===== design/flow/design.v =====
`timescale 1ns / 1ps
module change(
input clk,
input [9:0] n,
output reg[7:0]s1,
output reg[7:0]s2,
output reg[7:0]s3
    );
parameter zero = 8'b11000000;  
parameter one = 8'b11111001;   
parameter two = 8'b10100100;   
parameter three = 8'b10110000; 
parameter four = 8'b10011001;  
parameter five = 8'b10010010;  
parameter six = 8'b10000010;   
parameter seven = 8'b11111000; 
parameter eight = 8'b10000000; 
parameter nine = 8'b10010000;  
always@(posedge clk)begin
    case(n/100)
         0: s1<=zero;
         1: s1<=one;
         2: s1<=two;
         3: s1<=three;
         4: s1<=four;
         5: s1<=five;
         6: s1<=six;
         7: s1<=seven;
         8: s1<=eight;
         9: s1<=nine;
    endcase
    case((n-(n/100)*100)/10)
         0: s2<=zero;
         1: s2<=one;
         2: s2<=two;
         3: s2<=three;
         4: s2<=four;
         5: s2<=five;
         6: s2<=six;
         7: s2<=seven;
         8: s2<=eight;
         9: s2<=nine;
    endcase
    case(n-(n/100)*100-((n-(n/100)*100)/10)*10)
         0: s3<=zero;
         1: s3<=one;
         2: s3<=two;
         3: s3<=three;
         4: s3<=four;
         5: s3<=five;
         6: s3<=six;
         7: s3<=seven;
         8: s3<=eight;
         9: s3<=nine;
        endcase
end
endmodule
`timescale 1ns / 1ps
module turn(
input clk,rst,sw,
input [0:0]next,
input [3:0]n,  
output [9:0] num, 
output reg signed [31:0] n1,
output reg signed [31:0] n2,
output reg signed [31:0] n3,
output reg[7:0] show1,
output reg[7:0]show2,
output reg[7:0]show3
    );
reg [2:0]state,next_state;
parameter zero = 8'b11000000;  
parameter one = 8'b11111001;   
parameter two = 8'b10100100;   
parameter three = 8'b10110000; 
parameter four = 8'b10011001;  
parameter five = 8'b10010010;  
parameter six = 8'b10000010;   
parameter seven = 8'b11111000; 
parameter eight = 8'b10000000; 
parameter nine = 8'b10010000;  
parameter none=8'b11110111;
parameter start=3'b000;
parameter bai=3'b000;
parameter shi=3'b010;
parameter ge=3'b011;
reg [0:0]o;
reg flag1;
reg flag2;
reg e;
always@(posedge clk)
 if(n==12)e<=1'b1;
 else e<=1'b0;
wire [0:0]flag_out;
assign flag_out = (!flag2) && flag1;
always@(posedge clk)begin
	if(rst==1)begin
		flag1 <= 1'b0;
		flag2 <= 1'b0;
	end
	else begin
		flag1 <= e;
		flag2 <= flag1 ;
	end
end
always@(posedge clk)
    if(rst)begin   
        state<=bai;
    end
    else
    if(flag_out&&sw)
              state<=next_state;
always@(posedge clk)
    if(rst) next_state<=bai;
    else
    if(sw)
    case(state)
        bai:
            next_state<=shi;
        shi:
            next_state<=ge;
        ge:
            next_state<=bai;
    endcase
assign
 num=100*n1+10*n2+n3;
always@(posedge clk)
        if(rst)
        begin 
                n1<=0;
                n2<=0;
                n3<=0;
        end
        else if(sw)begin
        case(state)
                    bai:if(n<=9)n1<=n;
                    shi:if(n<=9)n2<=n;
                    ge:if(n<=9)n3<=n;
                endcase
        end       
always@(posedge clk)
    if(rst)
    begin    
        show1<=none;
        show2<=none;
        show3<=none;
    end
    else if(sw)
    begin
        case(n1)
            0: show1<=zero;
            1: show1<=one;
            2: show1<=two;
            3: show1<=three;
            4: show1<=four;
            5: show1<=five;
            6: show1<=six;
            7: show1<=seven;
            8: show1<=eight;
            9: show1<=nine;
        endcase
        case(n2)
            0: show2<=zero;
            1: show2<=one;
            2: show2<=two;
            3: show2<=three;
            4: show2<=four;
            5: show2<=five;
            6: show2<=six;
            7: show2<=seven;
            8: show2<=eight;
            9: show2<=nine;
        endcase
        case(n3)
            0: show3<=zero;
            1: show3<=one;
            2: show3<=two;
            3: show3<=three;
            4: show3<=four;
            5: show3<=five;
            6: show3<=six;
            7: show3<=seven;
            8: show3<=eight;
            9: show3<=nine;
               endcase
    end  
endmodule
`timescale 1ns / 1ps
module manager(
input clk,rst,rstk,sw,
input [0:0]next,
input [3:0]n,
input [2:0]mode,
input [9:0]moneyget,
input [9:0]timeget,
input swm,
input [0:0]nextt,
output reg[9:0]initial_money,
output reg [9:0]per_money,
output reg[9:0]num_of_park,
output reg[9:0]initial_vipmoney,
output reg [9:0]averagetime,
output reg[63:0]show
    );  
    reg nextti;
integer sumofcar;
reg [9:0]totaltime; 
reg [9:0]totalmoney;  
parameter set=3'b000;   
parameter ok=3'b001; 
parameter fail=3'b010;
parameter simoney=3'b011; 
parameter spmoney=3'b100; 
parameter snopark=3'b101;
parameter svmoney=3'b110;
parameter satime=3'b111;
parameter set_initial_money=3'b001;  
parameter set_per_money=3'b010;  
parameter set_initial_vipmoney=3'b011;  
parameter empty_park=3'b100;  
parameter set_park=3'b101;  
parameter show_money=3'b110;   
parameter zero = 8'b11000000;  
parameter one = 8'b11111001;   
parameter two = 8'b10100100;   
parameter three = 8'b10110000;
parameter four = 8'b10011001;  
parameter five = 8'b10010010;  
parameter six = 8'b10000010;   
parameter seven = 8'b11111000; 
parameter eight = 8'b10000000; 
parameter nine = 8'b10010000;  
parameter _A = 8'b10001000;    
parameter _B = 8'b10000011;    
parameter _C = 8'b11000110;    
parameter _D = 8'b10100001;    
parameter _E = 8'b10000110;    
parameter _F = 8'b10001110;    
parameter _G = 8'b11000010;    
parameter _H = 8'b10001001;    
parameter _I = 8'b11110000;    
parameter _J = 8'b11110001;    
parameter _K = 8'b10001010;    
parameter _L = 8'b11000111;    
parameter _M = 8'b11001000;    
parameter _N = 8'b10101011;    
parameter _O = 8'b10100011;    
parameter _P = 8'b10001100;    
parameter _Q = 8'b10011000;    
parameter _R = 8'b11001110;    
parameter _S = 8'b10110110;    
parameter _T = 8'b10000111;    
parameter _U = 8'b11000001;    
parameter _V = 8'b11100011;   
parameter _W = 8'b10000001;    
parameter _X = 8'b10011011;    
parameter _Y = 8'b10010001;    
parameter _Z = 8'b10100101;    
reg swt;
wire [9:0]num;
wire [3:0]n1t;
wire [3:0]n2t;
wire [3:0]n3t;
wire [7:0]show1t;
wire [7:0]show2t;
wire [7:0]show3t;
reg [2:0]state;
reg [2:0]next_state;
wire[7:0]im1;
wire[7:0]im2;
wire[7:0]im3;
wire[7:0]pm1;
wire[7:0]pm2;
wire[7:0]pm3;
wire[7:0]vim1;
wire[7:0]vim2;
wire[7:0]vim3;
wire[7:0]np1;
wire[7:0]np2;
wire[7:0]np3;
wire[7:0]at1;
wire[7:0]at2;
wire[7:0]at3;
turn t(.clk(clk),.rst(rstk),.sw(swt),.next(nextt),.n(n),.num(num),.n1(n1t),.n2(n2t),.n3(n3t),.show1(show1t),.show2(show2t),.show3(show3t));
change im(.clk(clk),.n(initial_money),.s1(im1),.s2(im2),.s3(im3));
change pm(.clk(clk),.n(per_money),.s1(pm1),.s2(pm2),.s3(pm3));
change vim(.clk(clk),.n(initial_vipmoney),.s1(vim1),.s2(vim2),.s3(vim3));
change np(.clk(clk),.n(num_of_park),.s1(np1),.s2(np2),.s3(np3));
change at(.clk(clk),.n(averagetime),.s1(at1),.s2(at2),.s3(at3));
reg e;
reg flag1;
reg flag2;
wire [0:0]flag_out;
always@(posedge clk)
 if(n==10)e<=1'b1;
 else e<=1'b0;
assign flag_out = (!flag2) && flag1;
always@(posedge clk)begin
	if(rst==1)begin
		flag1 <= 1'b0;
		flag2 <= 1'b0;
	end
	else begin
		flag1 <= e;
		flag2 <= flag1 ;
	end
end
reg flag11;
reg flag22;
wire [0:0]flag_out1;
assign flag_out1 = (!flag22) && flag11;
always@(posedge clk)begin
	if(rst==1)begin
		flag11 <= 1'b0;
		flag22 <= 1'b0;
	end
	else begin
		flag11 <= next;
		flag22 <= flag11 ;
	end
end
always@(posedge clk)    
      if(rst)
         begin
       if(mode==show_money)
            begin
               state<=simoney;
            end
            else begin 
              state<=set;
            end
       end
      else begin
         if(flag_out)begin
            state<=next_state;          
         end
      end
always@(posedge clk)
  if(rst)begin
  initial_money<=9;
          per_money<=5;        
          initial_vipmoney<=8;
          swt<=1'b1;
          num_of_park<=8;
          show<={8'b11111111,_M,_A,_N,_A,_G,_E,_R};    
end
  else 
  if(sw)begin    if(state==ok||state==fail)begin case(state)
   ok:
                                               show<={8'b11111111,_S,_U,_C,_C,_E,_S,_S};
                                           fail:
                                               show<={24'b11111111_11111111_11111111,_E,_R,_R,_O,_R};
                                               endcase
  end
  else if(sw)
                     case(mode)
                         set_initial_money:begin
                             show<={one,32'b11111111_11111111_11111111_11111111,show1t,show2t,show3t};
                             if(next&&num<20)
                             initial_money<=num;
                         end
                         set_per_money:begin
                             show<={two,32'b11111111_11111111_11111111_11111111,show1t,show2t,show3t}; 
                             if(next&&num<20)
                             per_money<=num;
                         end  
                         set_initial_vipmoney:begin
                             show<={three,32'b11111111_11111111_11111111_11111111,show1t,show2t,show3t}; 
                             if(next&&num<20)
                             initial_vipmoney<=num;
                         end
                         empty_park:
                             show<={four,16'b11111111_11111111,_E,_M,_P,_T,_Y}; 
                         set_park:begin
                             show<={five,32'b11111111_11111111_11111111_11111111,show1t,show2t,show3t};
                             if(next&&num<20)
                             num_of_park<=num;
                             end
                         show_money:
                               case(state)
                                          simoney:
                                              show<={one,one,one,16'b11111111_11111111,im1,im2,im3};
                                          spmoney:
                                              show<={two,two,two,16'b11111111_11111111,pm1,pm2,pm3}; 
                                          snopark:
                                              show<={three,three,three,16'b11111111_11111111,np1,np2,np3};
                                          svmoney:
                                              show<={four,four,four,16'b11111111_11111111,vim1,vim2,vim3};
                                          satime: 
                                              show<={seven,seven,seven,16'b11111111_11111111,at1,at2,at3};
                                          default:
                                          show<={one,one,one,16'b11111111_11111111,im1,im2,im3};
                                              endcase
                     endcase    
end
always@(posedge clk)      
    if(rst) next_state<=set;
    else
    begin
                   if(state==ok||state==fail)begin
                   next_state<=set;
                   end
                   else
                        case(mode)
                            set_initial_money:
                             if(num<20)
                                   next_state<=ok;
                                   else  next_state<=fail;
                            set_per_money:
                          if(num<20)
                                   next_state<=ok;
                              else  next_state<=fail;
                            set_initial_vipmoney:
                              if(num<20)
                                   next_state<=ok;
                                   else  next_state<=fail;
                            set_park:
                              if(num<20)
                                   next_state<=ok;
                                 else  next_state<=fail;
                            empty_park:
                                 next_state<=ok;
                            show_money:
                            case(state)
                            simoney:
                                 next_state<=spmoney;
                            spmoney:
                                 next_state<=snopark;
                            snopark:
                                 next_state<=svmoney;
                            svmoney:
                                 next_state<=satime;
                            default:
                                 next_state<= simoney;
                             endcase
                        endcase
                    end
always@(posedge clk)
  if(rst)begin
      totaltime<=0;
      totalmoney<=0;
      sumofcar<=0;
      averagetime<=0;
  end
  else if(swm)begin
      totaltime<=totaltime+timeget;
      totalmoney<=totalmoney+moneyget;
      sumofcar<=sumofcar+1;
      averagetime<=(sumofcar==0) ? 10'd0 : totaltime/sumofcar;
  end
endmodule

===== design/flow/config.mk =====
export PLATFORM = sky130hd
export DESIGN_NAME = manager
export DESIGN_NICKNAME = manager
export VERILOG_FILES = /design/flow/design.v
export SDC_FILE = /design/flow/constraint.sdc
export NUM_CORES = 4
export LEC_CHECK = 0
export CAP_MARGIN = 20
export CORE_MARGIN = 2
export CORE_UTILIZATION = 40
export SETUP_SLACK_MARGIN = 5.0
export SLEW_MARGIN = 20

===== design/flow/run.sh =====
#!/bin/bash
# the make line also repeats each setting of config.mk as NAME=value (left out here)
make -C /OpenROAD-flow-scripts/flow DESIGN_CONFIG=/design/flow/config.mk WORK_HOME=/design/flow/orfs CLKGATE_MAP_FILE= finish

===== design/flow/constraint.sdc =====
create_clock -name core_clock -period 95.2 [get_ports {clk}]
set_input_delay 19.0400 -clock core_clock [delete_from_list [all_inputs] [get_ports {clk}]]
set_output_delay 19.0400 -clock core_clock [all_outputs]
set_load 0.01 [all_outputs]

==> flow_summary.json, run 1 <==
{
  "status": "timing/DRC/antenna clean",
  "critical_path.endpoint_type": "register",
  "synth_area_um2": 68430,
  "rsz0062_at_grt": "no",
  "xor_share_pct": 7.908,
  "ys_cells": 9250,
  "crit_top_cell": "o21a_1",
  "r2r_cells": 369,
  "numCtsBuffers": 36,
  "mux_share_pct": 4.697,
  "r2r_end": "averagetime[0]",
  "synth_top_cell_by_count": "ha_1",
  "holdPathStages": 1,
  "yosysChipArea_um2": 68430,
  "clock-root-buffer": "clkbuf_16",
  "antenna_found_initial": 5,
  "num_rows": 151,
  "hold_violations": 0,
  "clock_latency_ns": 0.61,
  "fp-utilization_pct": 40.33,
  "dpl.hpwl_um": 175800,
  "fin_cells": 11540,
  "endpoint": "averagetime[0]",
  "tightestPinTransition_ns": 1.216,
  "gp_congestion": 0.9463,
  "overflow": 0,
  "clkTransAtPathRegs_ns": 0.09,
  "crit_slowest_cell": "or4_4",
  "crit_cells": 369,
  "cts_buffer_depth": 3,
  "synth.largest_area_cell": "ha_1",
  "path_class": "register to register",
  "min_to": "t.flag1",
  "grt_pass1_wl_um": 346600,
  "critPathTopFamily": "AND-OR/OR-AND gates",
  "min_period_ns": 83.77,
  "wirelength_um": 218900,
  "ys_seq_share_pct": 10.15,
  "die_w_um": 417.6,
  "chipArea_um2": 174400,
  "hold_buffers": 0,
  "relSlewSlack_pct": 16.86,
  "cts.sinks": 293,
  "warning_count": 85,
  "synth_adder_area_share_pct": 21.61,
  "synthFlopType": "dfxtp_1",
  "ys_sh_aoi_pct": 28.50,
  "cp.required_ns": 95.69,
  "cts_max_level": 2,
  "cpPeakStageDelay_ns": 0.60,
  "first_pass_iters": 6,
  "r2r_start": "sumofcar[21]",
  "fmax_mhz": 11.94,
  "nets": 10480,
  "arrival_ns": 84.25,
  "postSynthCellCount": 9250,
  "dieHeight_um": 417.6,
  "simple_gate_share_pct": 22.35,
  "port_buffers": 127,
  "vias_per_cell": 5.964,
  "area_leaders": "ha_1 21%, dfxtp_1 5.4%, nor2_1 5.3%",
  "synthDominantCellAreaShare_pct": 20.77,
  "ys_types": 148,
  "maxCapViolations": 0,
  "r2r_slack_ns": 11.43,
  "logic_family": "AND-OR/OR-AND gates",
  "top_cells_by_count": "1136 x ha_1, 964 x nor2_1, 760 x nand2_1",
  "skew_ns": 0.03269,
  "place_ws_ns": 4.609,
  "grt_pass1_vias": 64260,
  "ys_async_sr_fraction_pct": 0,
  "grt_max_degree": 80,
  "finalSetupViolations": 0,
  "drv_slew": 0,
  "startpoint_type": "register",
  "ant_nets": 0,
  "worst-path-buf-inv": 17,
  "grt_usage_pct": 24.11,
  "wl_per_cell_um": 18.97,
  "drc": 0,
  "setup-tns-final_ns": 0,
  "final.setup.worst_slack_ns": 11.43,
  "area_growth_pct": 7.994,
  "routed-via-count": 68810,
  "hold_class": "register to register",
  "core-area_um2": 169700,
  "worstHoldStart": "t.e",
  "drt_iter0_drc": 5463,
  "ys_ff": 293,
  "dp_cells": 11440,
  "startpoint": "sumofcar[21]",
  "post-route-period-util_pct": 87.99,
  "crit_path_max_fanout": 38,
  "synth-edff-count": 108,
  "io_pins": 148,
  "cts_tree": "yes",
  "syn-mean-instance-area_um2": 7.398,
  "yosys_warnings": 6
}
-- stage by stage --
step | util (%) | hold WS [ns] | cell area [um2]
CTS | 43.27 | 0.4393 | 73410
finish | 43.56 | 0.4362 | 73900
detailed placement | 42.52 | 0.4236 | 72150
floorplan | - | 0.4138 | 68720
global placement | 42.52 | 0.4176 | 72130
global route | 43.56 | 0.4611 | 73900
-- routing by layer --
metal | track usage [%] | up-vias | share of wire [%]
met5 | 0 | - | 0
met1 | 32.08 | 32290 | 46
met2 | 39.60 | 1740 | 45
met3 | 1.950 | 342 | 4.7
met4 | 10.88 | 0 | 5.1
li1 | - | 34440 | -
-- what timing repair did --
action                     in CTS  in global routing
pin swaps                       0                 10
gates resized                   5                 80
setup buffers                   0                 22
setup endpoints to repair       1                  3
-- area by class of cell --
class / instances / area [um2]
repair buffers: 240 / 2166
clock buffers: 40 / 945.9
inverters: 499 / 1878
well taps: 2218 / 2775
diodes: 6 / 15.01
multi-input cells: 8215 / 58870
fillers: 17140 / 95760
flip-flops and latches: 293 / 6947
clock inverters: 26 / 301.5
==> run 2: changes to the inputs <==
Settings changed: ABC_AREA from default to 1, CAP_MARGIN 20 to 0, CELL_PAD_IN_SITES_GLOBAL_PLACEMENT from default to 0, CORE_MARGIN 2 to 10, CORE_UTILIZATION 40 to 19, CTS_CLUSTER_DIAMETER from default to 129, GPL_ROUTABILITY_DRIVEN from default to 0, GPL_TIMING_DRIVEN from default to 1, HOLD_SLACK_MARGIN from default to 0.25, MAX_ROUTING_LAYER from default to met4, MIN_ROUTING_LAYER from default to met1, PLACE_DENSITY_LB_ADDON from default to 0.02, SETUP_SLACK_MARGIN 5.0 to 2.35.
Clock period 95.2 ns to 57.1 ns, I/O delays scaled along.
==> flow_summary.json, run 2 <==
{
  "status": "failed layout checks",
  "so_faults": "setup timing",
  "relSlewSlack_pct": 28.24,
  "wl_met2_um": 149400,
  "r2r_slack_ns": -3.24,
  "cp.required_ns": 57.69,
  "fill_cells": 38240,
  "crit_cells": 487,
  "hold_class": "register to register",
  "grt_pass1_vias": 74400,
  "synth_area_um2": 66220,
  "logic_area_um2": 59020,
  "crit_path_max_fanout": 17,
  "ys_async_sr_fraction_pct": 0,
  "fmax_mhz": 16.57,
  "cts_max_level": 2,
  "postSynthCellCount": 10400,
  "simple_gate_share_pct": 30.27,
  "grt_pass1_wl_um": 449500,
  "rsz0062_at_grt": "yes",
  "maxCapViolations": 0,
  "syn-mean-instance-area_um2": 6.365,
  "critical_path.endpoint_type": "register",
  "die_w_um": 610.4,
  "crit_slowest_cell": "a2111oi_4",
  "yosys_warnings": 6,
  "port_buffers": 127,
  "grt_usage_pct": 15.79,
  "worstHoldStart": "t.e",
  "routed-via-count": 74800,
  "path_class": "register to register",
  "xor_share_pct": 9.336,
  "wl_met1_um": 141400,
  "startpoint": "sumofcar[14]",
  "min_to": "t.flag1",
  "min_period_ns": 60.34,
  "yosysChipArea_um2": 66220,
  "cts_buffer_depth": 3,
  "clock_latency_ns": 0.67,
  "crit_top_cell": "nand2_2",
  "mux_share_pct": 0.1682,
  "warning_count": 88,
  "synthFlopType": "dfxtp_1",
  "tightestPinTransition_ns": 1.065,
  "endpoint": "averagetime[0]",
  "hold_buffers": 0,
  "finalSetupViolations": 2,
  "core-area_um2": 346700,
  "hold_violations": 0,
  "area_growth_pct": 50.15,
  "skew_ns": 0.03729,
  "wl_per_cell_um": 17.17,
  "synth-edff-count": 108,
  "wirelength_um": 301200,
  "cpPeakStageDelay_ns": 0.45,
  "overflow": 0,
  "first_pass_iters": 5,
  "cts.sinks": 293,
  "fp-utilization_pct": 19.10,
  "area_leaders": "ha_1 21%, nand2_1 14%, inv_1 8.1%",
  "synth.largest_area_cell": "ha_1",
  "ant_nets": 0,
  "place_ws_ns": -10.15,
  "vias_per_cell": 4.264,
  "r2r_end": "averagetime[0]",
  "arrival_ns": 60.93,
  "critPathTopFamily": "simple AND/OR/NAND/NOR gates",
  "drv_slew": 0,
  "final.setup.worst_slack_ns": -3.236,
  "dieHeight_um": 610.4,
  "ys_ff": 293,
  "post-route-period-util_pct": 105.7,
  "ys_types": 89,
  "ys_cells": 10400,
  "top_layer_used": "met4",
  "r2r_cells": 487,
  "ys_sh_aoi_pct": 17.77,
  "wl_met3_um": 5595,
  "synth_adder_area_share_pct": 22.10,
  "clkTransAtPathRegs_ns": 0.06,
  "synth_top_cell_by_count": "nand2_1",
  "worst-path-buf-inv": 95,
  "grt_max_degree": 53,
  "logic_family": "simple AND/OR/NAND/NOR gates",
  "cts_tree": "yes",
  "clock-root-buffer": "clkbuf_16",
  "top_cells_by_count": "2463 x nand2_1, 1435 x inv_1, 1136 x ha_1",
  "ys_seq_share_pct": 10.49,
  "setup-tns-final_ns": -5.014,
  "drt_iter0_drc": 2742,
  "whs_ns": 0.4048,
  "flop_area_um2": 6969,
  "num_rows": 216,
  "dpl.hpwl_um": 251700,
  "startpoint_type": "register",
  "synthDominantCellAreaShare_pct": 21.46,
  "nets": 14120,
  "numCtsBuffers": 46,
  "chipArea_um2": 372500,
  "holdPathStages": 2,
  "drc": 0,
  "io_pins": 148,
  "antenna_found_initial": 9,
  "r2r_start": "sumofcar[14]"
}
[run 2: layer usage]
layer / GRT usage [%] / up-vias
li1: - / 39820
met1: 19.94 / 34240
met2: 28.28 / 577
met3: 0.9885 / 170
met4: 2.109 / 0
met5: - / -
[run 2: what timing repair did]
item	CTS	global route
setup buffers	65	176
pin swaps	112	500
gates resized	215	1090
endpoints found under the hold margin	0	0
cloned	2	13
endpoints found under the setup margin	5	6
[run 2: final cells by class]
type                            instances  area share [%]
Timing Repair Buffer                 2554           20.33
Sequential cell                       293           7.009
Tap cell                             4578           5.761
Antenna cell                            5         0.01258
Clock buffer                           65           1.333
Clock inverter                         20          0.2693
Inverter                             1538           5.923
Multi-Input combinational cell       8491           59.36
[run 2: per-stage QoR]
step	cell area, um2	std cells	util, %
after floorplan	67690	10480	-
after global placement	90190	17200	26.01
after detailed placement	90200	17200	26.01
after CTS	93200	17350	26.88
after global routing	99420	17540	28.67
final	99430	17540	28.67
==> run 3: changes to the inputs <==
Settings changed: CAP_MARGIN 0 to 10, CORE_MARGIN 10 to 4, CORE_UTILIZATION 19 to 70, CTS_CLUSTER_DIAMETER 129 to 384, GPL_TIMING_DRIVEN 1 to 0, HOLD_SLACK_MARGIN 0.25 to default, MIN_ROUTING_LAYER met1 to met2, PLACE_DENSITY_LB_ADDON 0.02 to 0.25, SETUP_SLACK_MARGIN 2.35 to 5.0, SLEW_MARGIN 20 to 15, TNS_END_PERCENT from default to 25.
Clock period 57.1 ns to 171.0 ns, I/O delays scaled along.
==> flow_summary.json, run 3 <==
{
  "synth.largest_area_cell": "ha_1",
  "ys_cells": 10400,
  "cts_buffer_depth": 3,
  "area_leaders": "ha_1 21%, nand2_1 14%, inv_1 8.1%",
  "chipArea_um2": 99580,
  "core-area_um2": 93610,
  "cts.sinks": 293,
  "dpl.hpwl_um": 155300,
  "ys_ff": 293,
  "mux_share_pct": 0.1682,
  "synthFlopType": "dfxtp_1",
  "synth-edff-count": 108,
  "grt_usage_pct": 63.79,
  "cts_resized": 0,
  "dieHeight_um": 315.6,
  "ys_seq_share_pct": 10.49,
  "top_cells_by_count": "2463 x nand2_1, 1435 x inv_1, 1136 x ha_1",
  "dp_cells": 11870,
  "postCtsSetupRepairBufs": 0,
  "ys_async_sr_fraction_pct": 0,
  "overflow": 3,
  "stop_error": "[ERROR GRT-0116] Global routing finished with congestion. Check the congestion regions in the DRC Viewer.",
  "synthDominantCellAreaShare_pct": 21.46,
  "synth_adder_area_share_pct": 22.10,
  "fp-utilization_pct": 70.74,
  "numCtsBuffers": 31,
  "synth_top_cell_by_count": "nand2_1",
  "status": "aborted with a tool error",
  "ys_types": 89,
  "synth_area_um2": 66220,
  "port_buffers": 126,
  "ys_sh_aoi_pct": 17.77,
  "syn-mean-instance-area_um2": 6.365,
  "clock-root-buffer": "clkbuf_16",
  "cts_max_level": 1,
  "yosys_warnings": 6,
  "xor_share_pct": 9.336,
  "hold_buffers": 0,
  "die_w_um": 315.6,
  "postSynthCellCount": 10400,
  "num_rows": 112,
  "io_pins": 148,
  "yosysChipArea_um2": 66220,
  "simple_gate_share_pct": 30.27,
  "haltStage": "global routing",
  "place_ws_ns": 87.95,
  "logic_family": "simple AND/OR/NAND/NOR gates"
}
-- run 3: per-layer routing --
metal  GRT usage, %  overflow
met5              -         -
met4          34.29         2
met3          74.09         1
met2          70.14         0
met1              -         -
-- run 3: through the flow --
step | instance area, um2
floorplan | 66510
global placement | 69340
detailed placement | 69490
CTS | 70490
==> run 4: changes to the inputs <==
Settings changed: ABC_AREA 1 to default, CAP_MARGIN 10 to 20, CELL_PAD_IN_SITES_GLOBAL_PLACEMENT 0 to default, CORE_MARGIN 4 to 2, CORE_UTILIZATION 70 to 67, CTS_CLUSTER_DIAMETER 384 to default, GPL_ROUTABILITY_DRIVEN 0 to default, GPL_TIMING_DRIVEN 0 to default, MIN_ROUTING_LAYER met2 to default, PLACE_DENSITY_LB_ADDON 0.25 to default, SETUP_SLACK_MARGIN 5.0 to default, SLEW_MARGIN 15 to 20, TNS_END_PERCENT 25 to default.
Clock period 171.0 ns to 65.0 ns, I/O delays scaled along.
==> flow_summary.json, run 4 <==
{
  "status": "aborted with a tool error",
  "haltStage": "global routing",
  "stop_error": "[ERROR GRT-0232] Routing congestion too high. Check the congestion heatmap in the GUI.",
  "ys_cells": 9250,
  "logic_family": "AND-OR/OR-AND gates",
  "ys_seq_share_pct": 10.15,
  "ys_async_sr_fraction_pct": 0,
  "placed_cell_area_um2": 82680,
  "clock-root-buffer": "clkbuf_16",
  "synth_top_cell_by_count": "ha_1",
  "overflow": 167,
  "io_pins": 148,
  "postSynthCellCount": 9250,
  "cts_buffer_depth": 3,
  "synth-edff-count": 108,
  "ys_ff": 293,
  "core-area_um2": 101600,
  "cts.sinks": 293,
  "dieHeight_um": 323.6,
  "ys_sh_aoi_pct": 28.50,
  "gp_congestion": 1.054,
  "xor_share_pct": 7.908,
  "synth_area_um2": 68430,
  "dpl.hpwl_um": 189400,
  "simple_gate_share_pct": 22.35,
  "dp_cells": 12050,
  "synth_adder_area_share_pct": 21.61,
  "cts_max_level": 2,
  "hold_buffers": 0,
  "grt_usage_pct": 64.17,
  "numCtsBuffers": 35,
  "synthFlopType": "dfxtp_1",
  "yosysChipArea_um2": 68430,
  "area_leaders": "ha_1 21%, dfxtp_1 5.4%, nor2_1 5.3%",
  "ys_types": 148,
  "die_w_um": 323.6,
  "synth.largest_area_cell": "ha_1",
  "chipArea_um2": 104700,
  "syn-mean-instance-area_um2": 7.398,
  "synthDominantCellAreaShare_pct": 20.77,
  "mux_share_pct": 4.697,
  "fp-utilization_pct": 67.36,
  "yosys_warnings": 6,
  "num_rows": 117,
  "port_buffers": 127,
  "top_cells_by_count": "1136 x ha_1, 964 x nor2_1, 760 x nand2_1"
}
## run 4: per-stage QoR
stage	worst slack, ns	setup TNS [ns]
2_1_floorplan	-3.194	-3.590
4_1_cts	-2.500	-2.525
3_5_place_dp	-6.485	-10.75
3_3_place_gp	-4.950	-7.213
## run 4: repair_timing
item / 4_1_cts
buffers inserted: 185
gates resized: 212
endpoints found under the setup margin: 3
pin swaps: 260
gates cloned: 3
## run 4: routing by layer
| metal | track usage [%] | GRT overflow |
|---|---|---|
| met5 | - | - |
| met4 | 48.49 | 59 |
| met3 | 41.05 | 6 |
| met2 | 83.31 | 99 |
| met1 | 68.83 | 3 |
==> run 5: changes to the inputs <==
Settings changed: CORE_ASPECT_RATIO from default to 1.75, CORE_MARGIN 2 to 9, CORE_UTILIZATION 67 to 65, CTS_CLUSTER_DIAMETER from default to 58, CTS_CLUSTER_SIZE from default to 10, HOLD_SLACK_MARGIN from default to 0.19, MAX_ROUTING_LAYER met4 to default, TNS_END_PERCENT from default to 5.
Clock period 65.0 ns to 120.0 ns, I/O delays scaled along.
==> flow_summary.json, run 5 <==
{
  "status": "timing/DRC/antenna clean",
  "ys_ff": 293,
  "place_ws_ns": 30.35,
  "crit_top_cell": "o21a_1",
  "crit_cells": 366,
  "setup-tns-final_ns": 0,
  "area_leaders": "ha_1 21%, dfxtp_1 5.4%, nor2_1 5.3%",
  "post-route-period-util_pct": 76.86,
  "wirelength_um": 229000,
  "dpl.hpwl_um": 182500,
  "simple_gate_share_pct": 22.35,
  "dp_cells": 10580,
  "mux_share_pct": 4.697,
  "yosys_warnings": 6,
  "arrival_ns": 92.71,
  "routed-via-count": 72020,
  "r2r_start": "sumofcar[31]",
  "finalSetupViolations": 0,
  "die_w_um": 263.3,
  "min_to": "t.flag1",
  "xor_share_pct": 7.908,
  "ys_types": 148,
  "clock_latency_ns": 0.61,
  "io_pins": 148,
  "num_rows": 157,
  "synth.largest_area_cell": "ha_1",
  "cts_tree": "yes",
  "ys_seq_share_pct": 10.15,
  "grt_pass1_vias": 70580,
  "hold_buffers": 0,
  "grt_pass1_wl_um": 357900,
  "cts_resized": 0,
  "yosysChipArea_um2": 68430,
  "postCtsSetupRepairBufs": 0,
  "syn-mean-instance-area_um2": 7.398,
  "ys_cells": 9250,
  "fin_cells": 10650,
  "fin_area_um2": 72360,
  "min_period_ns": 92.24,
  "fmax_mhz": 10.84,
  "rsz0062_at_grt": "no",
  "synth_adder_area_share_pct": 21.61,
  "final.setup.worst_slack_ns": 27.76,
  "tightestPinTransition_ns": 1.255,
  "cp.required_ns": 120.47,
  "vias_per_cell": 6.760,
  "area_growth_pct": 5.743,
  "cpPeakStageDelay_ns": 1.03,
  "grt_max_degree": 66,
  "drv_slew": 0,
  "crit_path_max_fanout": 38,
  "gp_congestion": 1.011,
  "postSynthCellCount": 9250,
  "clock-root-buffer": "clkbuf_16",
  "cts_max_level": 2,
  "first_pass_iters": 8,
  "holdPathStages": 1,
  "skew_ns": 0.05164,
  "grt_usage_pct": 36.96,
  "warning_count": 87,
  "wl_per_cell_um": 21.49,
  "startpoint_type": "register",
  "port_buffers": 127,
  "core-area_um2": 104500,
  "r2r_slack_ns": 27.76,
  "ys_async_sr_fraction_pct": 0,
  "endpoint": "averagetime[0]",
  "placed_cell_area_um2": 71090,
  "hold_class": "register to register",
  "clkTransAtPathRegs_ns": 0.06,
  "logic_family": "AND-OR/OR-AND gates",
  "fp-utilization_pct": 65.48,
  "dieHeight_um": 447.2,
  "critical_path.endpoint_type": "register",
  "startpoint": "sumofcar[31]",
  "nets": 10460,
  "drc": 0,
  "r2r_end": "averagetime[0]",
  "worst-path-buf-inv": 17,
  "overflow": 0,
  "synthDominantCellAreaShare_pct": 20.77,
  "synth_top_cell_by_count": "ha_1",
  "synth_area_um2": 68430,
  "relSlewSlack_pct": 13.93,
  "antenna_found_initial": 2,
  "numCtsBuffers": 40,
  "cts.sinks": 293,
  "maxCapViolations": 0,
  "ant_nets": 0,
  "critPathTopFamily": "AND-OR/OR-AND gates",
  "cts_buffer_depth": 3,
  "synth-edff-count": 108,
  "worstHoldStart": "t.e",
  "chipArea_um2": 117700,
  "whs_ns": 0.4541,
  "path_class": "register to register",
  "ys_sh_aoi_pct": 28.50,
  "top_cells_by_count": "1136 x ha_1, 964 x nor2_1, 760 x nand2_1",
  "hold_violations": 0,
  "drt_iter0_drc": 4764,
  "synthFlopType": "dfxtp_1",
  "crit_slowest_cell": "a211oi_1",
  "r2r_cells": 366
}
[run 5: layout make-up]
cell class,count,area [um2]
diodes,3,7.507
clock buffers,59,1136
clock inverters,10,111.4
fillers,9283,32150
inverters,499,1878
multi-input cells,8215,58590
flip-flops and latches,293,6947
well taps,1351,1690
repair buffers,224,1997
[run 5: through the flow]
stage                     util [%]
final                        69.24
after global routing         69.23
after CTS                    69.22
after floorplan                  -
after detailed placement     68.03
after global placement       68.03
[run 5: per-layer routing]
| metal | up-vias | track usage [%] | wire length (um) |
|---|---|---|---|
| li1 | 34320 | - | - |
| met4 | 0 | 35.28 | 24890 |
| met3 | 1186 | 5.046 | 11910 |
| met2 | 2623 | 69.37 | 115200 |
| met5 | - | 0 | 0 |
| met1 | 33880 | 33.93 | 77030 |
==> run 6: changes to the inputs <==
Settings changed: ABC_AREA from default to 0, CAP_MARGIN 20 to 5, CELL_PAD_IN_SITES_DETAIL_PLACEMENT from default to 0, CELL_PAD_IN_SITES_GLOBAL_PLACEMENT from default to 1, CORE_ASPECT_RATIO 1.75 to 0.62, CORE_MARGIN 9 to 3, CORE_UTILIZATION 65 to 40, CTS_CLUSTER_DIAMETER 58 to 235, CTS_CLUSTER_SIZE 10 to 34, HOLD_SLACK_MARGIN 0.19 to 0.3, MAX_ROUTING_LAYER from default to met4, MIN_ROUTING_LAYER from default to met2, PLACE_DENSITY_LB_ADDON from default to 0.2, SLEW_MARGIN 20 to 35, TNS_END_PERCENT 5 to 50.
==> flow_summary.json, run 6 <==
{
  "cts_buffer_depth": 3,
  "cts_resized": 0,
  "numCtsBuffers": 12,
  "yosys_warnings": 6,
  "port_buffers": 127,
  "synth_adder_area_share_pct": 21.61,
  "overflow": 32,
  "postSynthCellCount": 9250,
  "logic_family": "AND-OR/OR-AND gates",
  "ys_async_sr_fraction_pct": 0,
  "yosysChipArea_um2": 68430,
  "grt_usage_pct": 59.73,
  "syn-mean-instance-area_um2": 7.398,
  "synth-edff-count": 108,
  "num_rows": 118,
  "haltStage": "global routing",
  "ys_seq_share_pct": 10.15,
  "synth_top_cell_by_count": "ha_1",
  "synthFlopType": "dfxtp_1",
  "hold_buffers": 0,
  "synthDominantCellAreaShare_pct": 20.77,
  "cts_max_level": 1,
  "synth_area_um2": 68430,
  "dieHeight_um": 331.7,
  "mux_share_pct": 4.697,
  "gp_congestion": 1.091,
  "ys_sh_aoi_pct": 28.50,
  "io_pins": 148,
  "simple_gate_share_pct": 22.35,
  "die_w_um": 531.3,
  "dpl.hpwl_um": 220200,
  "ys_ff": 293,
  "chipArea_um2": 176200,
  "ys_types": 148,
  "xor_share_pct": 7.908,
  "cts.sinks": 293,
  "status": "aborted with a tool error",
  "synth.largest_area_cell": "ha_1",
  "stop_error": "[ERROR GRT-0116] Global routing finished with congestion. Check the congestion regions in the DRC Viewer.",
  "area_leaders": "ha_1 21%, dfxtp_1 5.4%, nor2_1 5.3%",
  "postCtsSetupRepairBufs": 0,
  "fp-utilization_pct": 40.62,
  "ys_cells": 9250,
  "core-area_um2": 168500,
  "top_cells_by_count": "1136 x ha_1, 964 x nor2_1, 760 x nand2_1",
  "clock-root-buffer": "clkbuf_16"
}
==> run 6: per-layer routing <==
| metal | GRT usage, % | overflow |
|---|---|---|
| met2 | 61.06 | 0 |
| met3 | 83.32 | 32 |
| met1 | - | - |
| met4 | 18.27 | 0 |
| met5 | - | - |
==> run 6: per-stage QoR <==
stage | std cells | util (%) | setup slack, ns | hold WS [ns] | instance area [um2]
4_1_cts | 11560 | 43.33 | 23.74 | 0.4616 | 73000
3_5_place_dp | 11540 | 43.12 | 24.19 | 0.4346 | 72640
3_3_place_gp | 11540 | 43.03 | 24.10 | 0.4285 | 72490
2_1_floorplan | 9328 | - | 42.34 | 0.4138 | 68720
==> run 7: changes to the inputs <==
Settings changed: ABC_AREA 0 to 1, CAP_MARGIN 5 to 20, CELL_PAD_IN_SITES_DETAIL_PLACEMENT 0 to 2, CELL_PAD_IN_SITES_GLOBAL_PLACEMENT 1 to default, CORE_ASPECT_RATIO 0.62 to 0.6, CTS_CLUSTER_DIAMETER 235 to default, CTS_CLUSTER_SIZE 34 to default, HOLD_SLACK_MARGIN 0.3 to 0.09, MAX_ROUTING_LAYER met4 to default, MIN_ROUTING_LAYER met2 to default, PLACE_DENSITY_LB_ADDON 0.2 to default, TNS_END_PERCENT 50 to 40.
==> flow_summary.json, run 7 <==
{
  "synth.largest_area_cell": "ha_1",
  "yosysChipArea_um2": 66220,
  "ys_sh_aoi_pct": 17.77,
  "ys_cells": 10400,
  "syn-mean-instance-area_um2": 6.365,
  "num_rows": 114,
  "synthFlopType": "dfxtp_1",
  "yosys_warnings": 6,
  "die_w_um": 531.3,
  "logic_family": "simple AND/OR/NAND/NOR gates",
  "dieHeight_um": 321.2,
  "ys_ff": 293,
  "ys_types": 89,
  "status": "aborted with a tool error",
  "io_pins": 148,
  "synthDominantCellAreaShare_pct": 21.46,
  "port_buffers": 127,
  "mux_share_pct": 0.1682,
  "postSynthCellCount": 10400,
  "chipArea_um2": 170600,
  "stop_error": "[ERROR DPL-0033] detailed placement checks failed during check placement.",
  "haltStage": "detailed placement",
  "simple_gate_share_pct": 30.27,
  "ys_async_sr_fraction_pct": 0,
  "synth_area_um2": 66220,
  "synth_top_cell_by_count": "nand2_1",
  "fp-utilization_pct": 40.69,
  "xor_share_pct": 9.336,
  "area_leaders": "ha_1 21%, nand2_1 14%, inv_1 8.1%",
  "gp_congestion": 0.9240,
  "ys_seq_share_pct": 10.49,
  "synth-edff-count": 108,
  "synth_adder_area_share_pct": 22.10,
  "top_cells_by_count": "2463 x nand2_1, 1435 x inv_1, 1136 x ha_1",
  "core-area_um2": 162700
}
==> run 7: per-stage QoR <==
| stage | worst slack, ns | hold slack [ns] |
|---|---|---|
| after floorplan | 54.19 | 0.3883 |
| after global placement | 35.58 | 0.4056 |
==> run 8: changes to the inputs <==
Settings changed: ABC_AREA 1 to 0, CELL_PAD_IN_SITES_DETAIL_PLACEMENT 2 to default, CORE_ASPECT_RATIO 0.6 to default, CORE_MARGIN 3 to 2, CORE_UTILIZATION 40 to 72, CTS_CLUSTER_DIAMETER from default to 167, CTS_CLUSTER_SIZE from default to 96, HOLD_SLACK_MARGIN 0.09 to default, PLACE_DENSITY from default to 0.4, SLEW_MARGIN 35 to 20, TNS_END_PERCENT 40 to 10.
Clock period 120.0 ns to 52.9 ns, I/O delays scaled along.
==> flow_summary.json, run 8 <==
{
  "chipArea_um2": 97520,
  "logic_family": "AND-OR/OR-AND gates",
  "cts_buffer_depth": 3,
  "ys_seq_share_pct": 10.15,
  "num_rows": 113,
  "core-area_um2": 94590,
  "cts.sinks": 293,
  "fp-utilization_pct": 72.35,
  "synth_adder_area_share_pct": 21.61,
  "syn-mean-instance-area_um2": 7.398,
  "die_w_um": 312.3,
  "mux_share_pct": 4.697,
  "yosysChipArea_um2": 68430,
  "overflow": 77,
  "dieHeight_um": 312.3,
  "ys_ff": 293,
  "ys_async_sr_fraction_pct": 0,
  "ys_cells": 9250,
  "stop_error": "[ERROR GRT-0232] Routing congestion too high. Check the congestion heatmap in the GUI.",
  "gp_congestion": 1.080,
  "grt_usage_pct": 68.80,
  "simple_gate_share_pct": 22.35,
  "synth_top_cell_by_count": "ha_1",
  "cts_max_level": 1,
  "hold_buffers": 0,
  "synth.largest_area_cell": "ha_1",
  "postSynthCellCount": 9250,
  "clock-root-buffer": "clkbuf_16",
  "synth_area_um2": 68430,
  "yosys_warnings": 6,
  "status": "aborted with a tool error",
  "xor_share_pct": 7.908,
  "numCtsBuffers": 9,
  "synth-edff-count": 108,
  "synthDominantCellAreaShare_pct": 20.77,
  "area_leaders": "ha_1 21%, dfxtp_1 5.4%, nor2_1 5.3%",
  "io_pins": 148,
  "synthFlopType": "dfxtp_1",
  "ys_sh_aoi_pct": 28.50,
  "haltStage": "global routing",
  "ys_types": 148,
  "port_buffers": 127,
  "dpl.hpwl_um": 204200,
  "top_cells_by_count": "1136 x ha_1, 964 x nor2_1, 760 x nand2_1"
}
run 8: routing by layer:
metal	GRT overflow	global-route usage [%]
met3	3	49.74
met4	33	61.28
met2	39	90.34
met1	2	69.89
met5	0	21.52
run 8: timing repair:
item,4_1_cts
gates resized,224
endpoints found under the setup margin,6
pin swaps,257
setup buffers,200
gates cloned,1
run 8: through the flow:
step           setup slack (ns)  hold slack (ns)  instances  area (um2)
2_1_floorplan            -15.96           0.4138       9328       69530
3_3_place_gp             -13.11           0.4215      12070       83300
3_5_place_dp             -16.84           0.4369      12070       83300
4_1_cts                  -12.99           0.4696      12280       86080
==> run 9: changes to the inputs <==
Settings changed: ABC_AREA 0 to 1, CAP_MARGIN 20 to 15, CELL_PAD_IN_SITES_GLOBAL_PLACEMENT from default to 0, CORE_ASPECT_RATIO from default to 0.5, CORE_UTILIZATION 72 to 70, CTS_CLUSTER_DIAMETER 167 to 227, CTS_CLUSTER_SIZE 96 to default, GPL_ROUTABILITY_DRIVEN from default to 1, GPL_TIMING_DRIVEN from default to 1, MAX_ROUTING_LAYER from default to met4, MIN_ROUTING_LAYER from default to met1, PLACE_DENSITY 0.4 to default, SETUP_SLACK_MARGIN from default to 2.35, TNS_END_PERCENT 10 to default.
Clock period 52.9 ns to 58.1 ns, I/O delays scaled along.
==> flow_summary.json, run 9 <==
{
  "core-area_um2": 93310,
  "chipArea_um2": 97220,
  "postSynthCellCount": 10400,
  "cts.sinks": 293,
  "ys_ff": 293,
  "xor_share_pct": 9.336,
  "clock-root-buffer": "clkbuf_16",
  "synth_area_um2": 66220,
  "synth.largest_area_cell": "ha_1",
  "ys_sh_aoi_pct": 17.77,
  "syn-mean-instance-area_um2": 6.365,
  "mux_share_pct": 0.1682,
  "grt_usage_pct": 115.7,
  "yosysChipArea_um2": 66220,
  "synthFlopType": "dfxtp_1",
  "synth_top_cell_by_count": "nand2_1",
  "overflow": 14280,
  "simple_gate_share_pct": 30.27,
  "synth_adder_area_share_pct": 22.10,
  "cts_max_level": 1,
  "gp_congestion": 0.9900,
  "io_pins": 148,
  "status": "aborted with a tool error",
  "ys_cells": 10400,
  "fp-utilization_pct": 70.97,
  "cts_buffer_depth": 3,
  "dp_cells": 13520,
  "die_w_um": 439.0,
  "port_buffers": 127,
  "haltStage": "global routing",
  "dpl.hpwl_um": 176000,
  "ys_seq_share_pct": 10.49,
  "num_rows": 79,
  "logic_family": "simple AND/OR/NAND/NOR gates",
  "ys_types": 89,
  "hold_buffers": 0,
  "area_leaders": "ha_1 21%, nand2_1 14%, inv_1 8.1%",
  "synthDominantCellAreaShare_pct": 21.46,
  "numCtsBuffers": 30,
  "ys_async_sr_fraction_pct": 0,
  "dieHeight_um": 221.5,
  "yosys_warnings": 6,
  "synth-edff-count": 108,
  "top_cells_by_count": "2463 x nand2_1, 1435 x inv_1, 1136 x ha_1",
  "stop_error": "[ERROR GRT-0232] Routing congestion too high. Check the congestion heatmap in the GUI."
}
==> run 9: per-stage QoR <==
step | setup WS [ns] | area [um2]
2_1_floorplan | -1.384 | 67690
3_3_place_gp | -6.182 | 83310
3_5_place_dp | -8.136 | 83310
4_1_cts | -5.657 | 84980
==> run 9: layer usage <==
layer / overflow / GRT usage (%)
met4: 1845 / 117.5
met3: 717 / 92.64
met1: 619 / 96.93
met5: - / -
met2: 11100 / 155.9
==> run 9: what timing repair did <==
action | in CTS
pin swaps | 55
setup endpoints to repair | 4
buffers inserted | 24
resized | 118
==> run 10: changes to the inputs <==
Settings changed: ABC_AREA 1 to default, CAP_MARGIN 15 to 20, CELL_PAD_IN_SITES_GLOBAL_PLACEMENT 0 to default, CORE_ASPECT_RATIO 0.5 to default, CORE_UTILIZATION 70 to 58, CTS_CLUSTER_DIAMETER 227 to default, GPL_ROUTABILITY_DRIVEN 1 to default, GPL_TIMING_DRIVEN 1 to default, MAX_ROUTING_LAYER met4 to default, MIN_ROUTING_LAYER met1 to default, SETUP_SLACK_MARGIN 2.35 to default.
Clock period 58.1 ns to 79.9 ns, I/O delays scaled along.
==> flow_summary.json, run 10 <==
{
  "core-area_um2": 117600,
  "grt_usage_pct": 36.98,
  "nets": 11430,
  "synthFlopType": "dfxtp_1",
  "synth.largest_area_cell": "ha_1",
  "maxCapViolations": 0,
  "clock_latency_ns": 0.62,
  "grt_pass1_wl_um": 365300,
  "antenna_found_initial": 10,
  "post-route-period-util_pct": 94.11,
  "logic_family": "AND-OR/OR-AND gates",
  "wirelength_um": 233900,
  "mux_share_pct": 4.697,
  "logic_area_um2": 58990,
  "critical_path.endpoint_type": "register",
  "die_w_um": 347.5,
  "cp.required_ns": 80.34,
  "fmax_mhz": 13.30,
  "endpoint": "averagetime[0]",
  "fin_area_um2": 80270,
  "clkTransAtPathRegs_ns": 0.09,
  "finalSetupViolations": 0,
  "synthDominantCellAreaShare_pct": 20.77,
  "io_pins": 148,
  "relSlewSlack_pct": 14.45,
  "synth_area_um2": 68430,
  "startpoint": "sumofcar[25]",
  "hold_class": "register to register",
  "yosys_warnings": 6,
  "postSynthCellCount": 9250,
  "port_buffers": 127,
  "crit_slowest_cell": "or4_1",
  "status": "timing/DRC/antenna clean",
  "synth-edff-count": 108,
  "ys_types": 148,
  "vias_per_cell": 6.327,
  "ys_cells": 9250,
  "wl_per_cell_um": 19.81,
  "first_pass_iters": 8,
  "ys_seq_share_pct": 10.15,
  "cts_tree": "yes",
  "cts.sinks": 293,
  "arrival_ns": 75.63,
  "warning_count": 87,
  "cpPeakStageDelay_ns": 0.54,
  "crit_top_cell": "o21a_1",
  "dieHeight_um": 347.5,
  "min_to": "t.flag1",
  "overflow": 0,
  "worstHoldStart": "t.e",
  "worst-path-buf-inv": 37,
  "synth_top_cell_by_count": "ha_1",
  "grt_pass1_vias": 68450,
  "numCtsBuffers": 37,
  "skew_ns": 0.04646,
  "cts_buffer_depth": 3,
  "num_rows": 126,
  "placed_cell_area_um2": 78590,
  "syn-mean-instance-area_um2": 7.398,
  "flop_area_um2": 6947,
  "xor_share_pct": 7.908,
  "drc": 0,
  "drt_iter0_drc": 7099,
  "simple_gate_share_pct": 22.35,
  "clock-root-buffer": "clkbuf_16",
  "top_cells_by_count": "1136 x ha_1, 964 x nor2_1, 760 x nand2_1",
  "drv_slew": 0,
  "cts_max_level": 2,
  "fill_cells": 10250,
  "hold_violations": 0,
  "critPathTopFamily": "AND-OR/OR-AND gates",
  "ys_ff": 293,
  "r2r_slack_ns": 4.71,
  "startpoint_type": "register",
  "path_class": "register to register",
  "synth_adder_area_share_pct": 21.61,
  "r2r_cells": 389,
  "routed-via-count": 74710,
  "holdPathStages": 1,
  "crit_path_max_fanout": 11,
  "grt_max_degree": 89,
  "chipArea_um2": 120700,
  "tightestPinTransition_ns": 1.251,
  "gp_congestion": 1.001,
  "yosysChipArea_um2": 68430,
  "area_leaders": "ha_1 21%, dfxtp_1 5.4%, nor2_1 5.3%",
  "ant_nets": 0,
  "crit_cells": 389,
  "fp-utilization_pct": 58.18,
  "r2r_start": "sumofcar[25]",
  "r2r_end": "averagetime[0]",
  "dpl.hpwl_um": 186700,
  "area_growth_pct": 17.31,
  "ys_async_sr_fraction_pct": 0,
  "ys_sh_aoi_pct": 28.50,
  "min_period_ns": 75.19
}
## run 10: layout make-up
class / instances / share of cell area, %
clock buffers: 48 / 1.255
multi-input cells: 8215 / 73.49
well taps: 1536 / 2.394
inverters: 499 / 2.340
flip-flops and latches: 293 / 8.654
clock inverters: 19 / 0.2587
diodes: 2 / 0.006235
repair buffers: 1196 / 11.61
## run 10: per-layer routing
metal | up-vias | wire [um] | GRT usage [%]
met5 | - | 12 | 0
met4 | 2 | 9033 | 13.08
met3 | 399 | 21920 | 5.744
met2 | 2894 | 97430 | 56.50
met1 | 35080 | 105500 | 52.42
li1 | 36340 | - | -
## run 10: metrics by stage
stage | worst slack, ns | util, % | cells | hold WS (ns) | setup TNS (ns)
3_5_place_dp | 0.8105 | 66.83 | 11730 | 0.4400 | 0
4_1_cts | 0.3877 | 67.86 | 11800 | 0.4542 | 0
6_report | 4.710 | 68.26 | 11810 | 0.4491 | 0
5_1_grt | -0.1007 | 68.25 | 11810 | 0.4641 | -0.1007
3_3_place_gp | 1.861 | 66.82 | 11730 | 0.4288 | 0
2_1_floorplan | 2.237 | - | 9328 | 0.4138 | 0
## run 10: what timing repair did
action                     in CTS  in global routing
buffers inserted                0                  7
hold buffers                    0                  0
setup endpoints to repair       0                  2
resized                         0                124
==> run 11: changes to the inputs <==
Settings changed: ABC_AREA from default to 1, CAP_MARGIN 20 to 0, CELL_PAD_IN_SITES_GLOBAL_PLACEMENT from default to 2, CORE_MARGIN 2 to 10, CORE_UTILIZATION 58 to 19, CTS_CLUSTER_DIAMETER from default to 129, GPL_ROUTABILITY_DRIVEN from default to 1, GPL_TIMING_DRIVEN from default to 1, HOLD_SLACK_MARGIN from default to 0.25, MAX_ROUTING_LAYER from default to met4, MIN_ROUTING_LAYER from default to met1, PLACE_DENSITY_LB_ADDON from default to 0.12, SETUP_SLACK_MARGIN from default to 2.35.
Clock period 79.9 ns to 57.1 ns, I/O delays scaled along.
==> flow_summary.json, run 11 <==
{
  "top_cells_by_count": "2463 x nand2_1, 1435 x inv_1, 1136 x ha_1",
  "drt_iter0_drc": 2600,
  "startpoint": "sumofcar[24]",
  "rsz0062_at_grt": "yes",
  "min_to": "flag1",
  "ys_async_sr_fraction_pct": 0,
  "cts_tree": "yes",
  "setup-tns-final_ns": -5.705,
  "hold_buffers": 0,
  "port_buffers": 127,
  "drv_slew": 0,
  "cpPeakStageDelay_ns": 0.39,
  "cts_max_level": 2,
  "holdPathStages": 2,
  "finalSetupViolations": 2,
  "min_period_ns": 60.67,
  "worst-path-buf-inv": 87,
  "synth_adder_area_share_pct": 22.10,
  "tightestPinTransition_ns": 1.085,
  "antenna_found_initial": 6,
  "fin_cells": 17540,
  "first_pass_iters": 5,
  "synth_area_um2": 66220,
  "area_growth_pct": 51.37,
  "fill_cells": 38270,
  "nets": 14110,
  "ys_types": 89,
  "worstHoldStart": "e",
  "clkTransAtPathRegs_ns": 0.06,
  "crit_slowest_cell": "a2111oi_4",
  "whs_ns": 0.4027,
  "cts_buffer_depth": 3,
  "ys_seq_share_pct": 10.49,
  "endpoint": "averagetime[0]",
  "die_w_um": 610.4,
  "clock_latency_ns": 0.68,
  "grt_pass1_wl_um": 425500,
  "arrival_ns": 61.23,
  "chipArea_um2": 372500,
  "startpoint_type": "register",
  "gp_congestion": 0.8293,
  "ant_nets": 0,
  "dieHeight_um": 610.4,
  "area_leaders": "ha_1 21%, nand2_1 14%, inv_1 8.1%",
  "skew_ns": 0.06640,
  "num_rows": 216,
  "ys_ff": 293,
  "final.setup.worst_slack_ns": -3.571,
  "critical_path.endpoint_type": "register",
  "logic_family": "simple AND/OR/NAND/NOR gates",
  "vias_per_cell": 4.278,
  "ys_cells": 10400,
  "mux_share_pct": 0.1682,
  "cts.sinks": 293,
  "r2r_cells": 488,
  "warning_count": 88,
  "hold_violations": 0,
  "grt_max_degree": 56,
  "post-route-period-util_pct": 106.3,
  "cp.required_ns": 57.66,
  "relSlewSlack_pct": 27.67,
  "fp-utilization_pct": 19.10,
  "r2r_end": "averagetime[0]",
  "ys_sh_aoi_pct": 17.77,
  "fmax_mhz": 16.48,
  "utilization_pct": 28.91,
  "syn-mean-instance-area_um2": 6.365,
  "drc": 0,
  "crit_top_cell": "nand2_2",
  "synthFlopType": "dfxtp_1",
  "r2r_slack_ns": -3.57,
  "synth_top_cell_by_count": "nand2_1",
  "simple_gate_share_pct": 30.27,
  "routed-via-count": 75030,
  "synthDominantCellAreaShare_pct": 21.46,
  "hold_class": "register to register",
  "yosys_warnings": 6,
  "r2r_start": "sumofcar[24]",
  "path_class": "register to register",
  "core-area_um2": 346700,
  "xor_share_pct": 9.336,
  "status": "failed layout checks",
  "yosysChipArea_um2": 66220,
  "numCtsBuffers": 42,
  "wirelength_um": 283700,
  "postSynthCellCount": 10400,
  "synth.largest_area_cell": "ha_1",
  "crit_path_max_fanout": 11,
  "synth-edff-count": 108,
  "grt_usage_pct": 14.75,
  "wl_per_cell_um": 16.18,
  "dpl.hpwl_um": 234600,
  "io_pins": 148,
  "grt_pass1_vias": 74450,
  "critPathTopFamily": "AND-OR/OR-AND gates",
  "maxCapViolations": 0,
  "crit_cells": 488,
  "overflow": 0,
  "so_faults": "setup timing",
  "dp_cells": 17160,
  "clock-root-buffer": "clkbuf_16"
}
## run 11: routing by layer
metal / GRT usage (%) / wire length, um
met5: - / 0
met3: 0.9183 / 4673
met2: 27.15 / 144600
met4: 2.123 / 4543
met1: 17.99 / 129900
## run 11: per-stage QoR
stage               instance area, um2  setup slack [ns]
floorplan                        67690            -2.384
global placement                 89900            -12.09
detailed placement               89900            -12.15
CTS                              92910            -7.324
global route                    100200            -8.181
finish                          100200            -3.571
## run 11: what timing repair did
item                       in CTS  in global routing
setup endpoints to repair       5                  6
setup buffers                  50                224
resized                       281               1197
pin swaps                     114                598
cloned                          3                 13
## run 11: layout make-up
| class | count | area, um2 | share of cell area, % |
|---|---|---|---|
| clock buffers | 56 | 1174 | 1.171 |
| multi-input cells | 8490 | 59740 | 59.60 |
| repair buffers | 2554 | 20350 | 20.31 |
| flip-flops and latches | 293 | 6957 | 6.940 |
| clock inverters | 22 | 324.1 | 0.3233 |
| well taps | 4578 | 5728 | 5.715 |
| diodes | 5 | 12.51 | 0.01248 |
| inverters | 1538 | 5941 | 5.927 |
| repair inverters | 1 | 8.758 | 0.008738 |
==> run 12: changes to the inputs <==
Settings changed: ABC_AREA 1 to default, CAP_MARGIN 0 to 20, CELL_PAD_IN_SITES_GLOBAL_PLACEMENT 2 to default, CORE_MARGIN 10 to 2, CORE_UTILIZATION 19 to 40, CTS_CLUSTER_DIAMETER 129 to default, GPL_ROUTABILITY_DRIVEN 1 to default, GPL_TIMING_DRIVEN 1 to default, HOLD_SLACK_MARGIN 0.25 to default, MAX_ROUTING_LAYER met4 to default, MIN_ROUTING_LAYER met1 to default, PLACE_DENSITY_LB_ADDON 0.12 to default, SETUP_SLACK_MARGIN 2.35 to default.
Clock period 57.1 ns to 148.0 ns, I/O delays scaled along.
==> flow_summary.json, run 12 <==
{
  "status": "timing/DRC/antenna clean",
  "synthFlopType": "dfxtp_1",
  "ys_types": 148,
  "crit_slowest_cell": "a311oi_1",
  "hold_violations": 0,
  "ys_ff": 293,
  "simple_gate_share_pct": 22.35,
  "min_period_ns": 92.84,
  "dpl.hpwl_um": 176300,
  "skew_ns": 0.03664,
  "mux_share_pct": 4.697,
  "dieHeight_um": 417.6,
  "cp.required_ns": 148.46,
  "ys_cells": 9250,
  "maxCapViolations": 0,
  "rsz0062_at_grt": "no",
  "nets": 10460,
  "endpoint": "averagetime[0]",
  "crit_path_max_fanout": 41,
  "post-route-period-util_pct": 62.73,
  "grt_max_degree": 78,
  "synth_adder_area_share_pct": 21.61,
  "gp_congestion": 0.9670,
  "r2r_cells": 367,
  "postCtsSetupRepairBufs": 0,
  "drt_iter0_drc": 5428,
  "relSlewSlack_pct": 25.47,
  "ys_seq_share_pct": 10.15,
  "worstHoldStart": "t.e",
  "ant_nets": 0,
  "cts_buffer_depth": 3,
  "logic_family": "AND-OR/OR-AND gates",
  "cts_max_level": 2,
  "routed-via-count": 68740,
  "synth_top_cell_by_count": "ha_1",
  "cts_resized": 0,
  "drv_slew": 0,
  "cts_tree": "yes",
  "drc": 0,
  "r2r_start": "sumofcar[13]",
  "grt_pass1_wl_um": 347000,
  "warning_count": 85,
  "syn-mean-instance-area_um2": 7.398,
  "hold_buffers": 0,
  "hold_class": "register to register",
  "r2r_slack_ns": 55.16,
  "cpPeakStageDelay_ns": 0.69,
  "ys_async_sr_fraction_pct": 0,
  "crit_cells": 367,
  "overflow": 0,
  "area_growth_pct": 7.319,
  "grt_usage_pct": 24.15,
  "numCtsBuffers": 38,
  "num_rows": 151,
  "critical_path.endpoint_type": "register",
  "port_buffers": 127,
  "finalSetupViolations": 0,
  "fp-utilization_pct": 40.33,
  "yosys_warnings": 6,
  "utilization_pct": 43.29,
  "grt_pass1_vias": 64670,
  "r2r_end": "averagetime[0]",
  "holdPathStages": 1,
  "xor_share_pct": 7.908,
  "synth_area_um2": 68430,
  "worst-path-buf-inv": 17,
  "crit_top_cell": "o21a_1",
  "ys_sh_aoi_pct": 28.50,
  "tightestPinTransition_ns": 1.090,
  "clock-root-buffer": "clkbuf_16",
  "startpoint_type": "register",
  "whs_ns": 0.4390,
  "clock_latency_ns": 0.61,
  "arrival_ns": 93.29,
  "area_leaders": "ha_1 21%, dfxtp_1 5.4%, nor2_1 5.3%",
  "path_class": "register to register",
  "min_to": "t.flag1",
  "synth.largest_area_cell": "ha_1",
  "fill_cells": 17190,
  "critPathTopFamily": "AND-OR/OR-AND gates",
  "vias_per_cell": 5.968,
  "postSynthCellCount": 9250,
  "synthDominantCellAreaShare_pct": 20.77,
  "io_pins": 148,
  "chipArea_um2": 174400,
  "setup-tns-final_ns": 0,
  "synth-edff-count": 108,
  "antenna_found_initial": 7,
  "wl_per_cell_um": 19.03,
  "wirelength_um": 219100,
  "startpoint": "sumofcar[13]",
  "core-area_um2": 169700,
  "top_cells_by_count": "1136 x ha_1, 964 x nor2_1, 760 x nand2_1",
  "cts.sinks": 293,
  "yosysChipArea_um2": 68430,
  "fmax_mhz": 10.77,
  "clkTransAtPathRegs_ns": 0.08,
  "die_w_um": 417.6,
  "first_pass_iters": 6
}
## run 12: metal layers
layer / vias to the layer above / wire length (um) / GRT usage [%]
met1: 32250 / 99060 / 31.95
met2: 1748 / 98020 / 39.66
met4: 2 / 11020 / 11.06
li1: 34400 / - / -
met5: - / 7 / 0
met3: 348 / 11020 / 2.164
## run 12: area by class of cell
cell class	instances	area [um2]	area share (%)
Antenna cell	6	15.01	0.02045
Clock buffer	43	969.7	1.320
Clock inverter	27	307.8	0.4191
Inverter	499	1878	2.557
Multi-Input combinational cell	8215	58600	79.80
Sequential cell	293	6947	9.459
Tap cell	2218	2775	3.779
Timing Repair Buffer	217	1942	2.644
## run 12: stage by stage
stage	setup WS, ns	cell area [um2]	instances
final	55.16	73440	11520
after global routing	47.76	73440	11520
after global placement	58.23	72120	11440
after floorplan	70.34	68720	9328
after CTS	56.32	73400	11510
after detailed placement	56.75	72130	11440
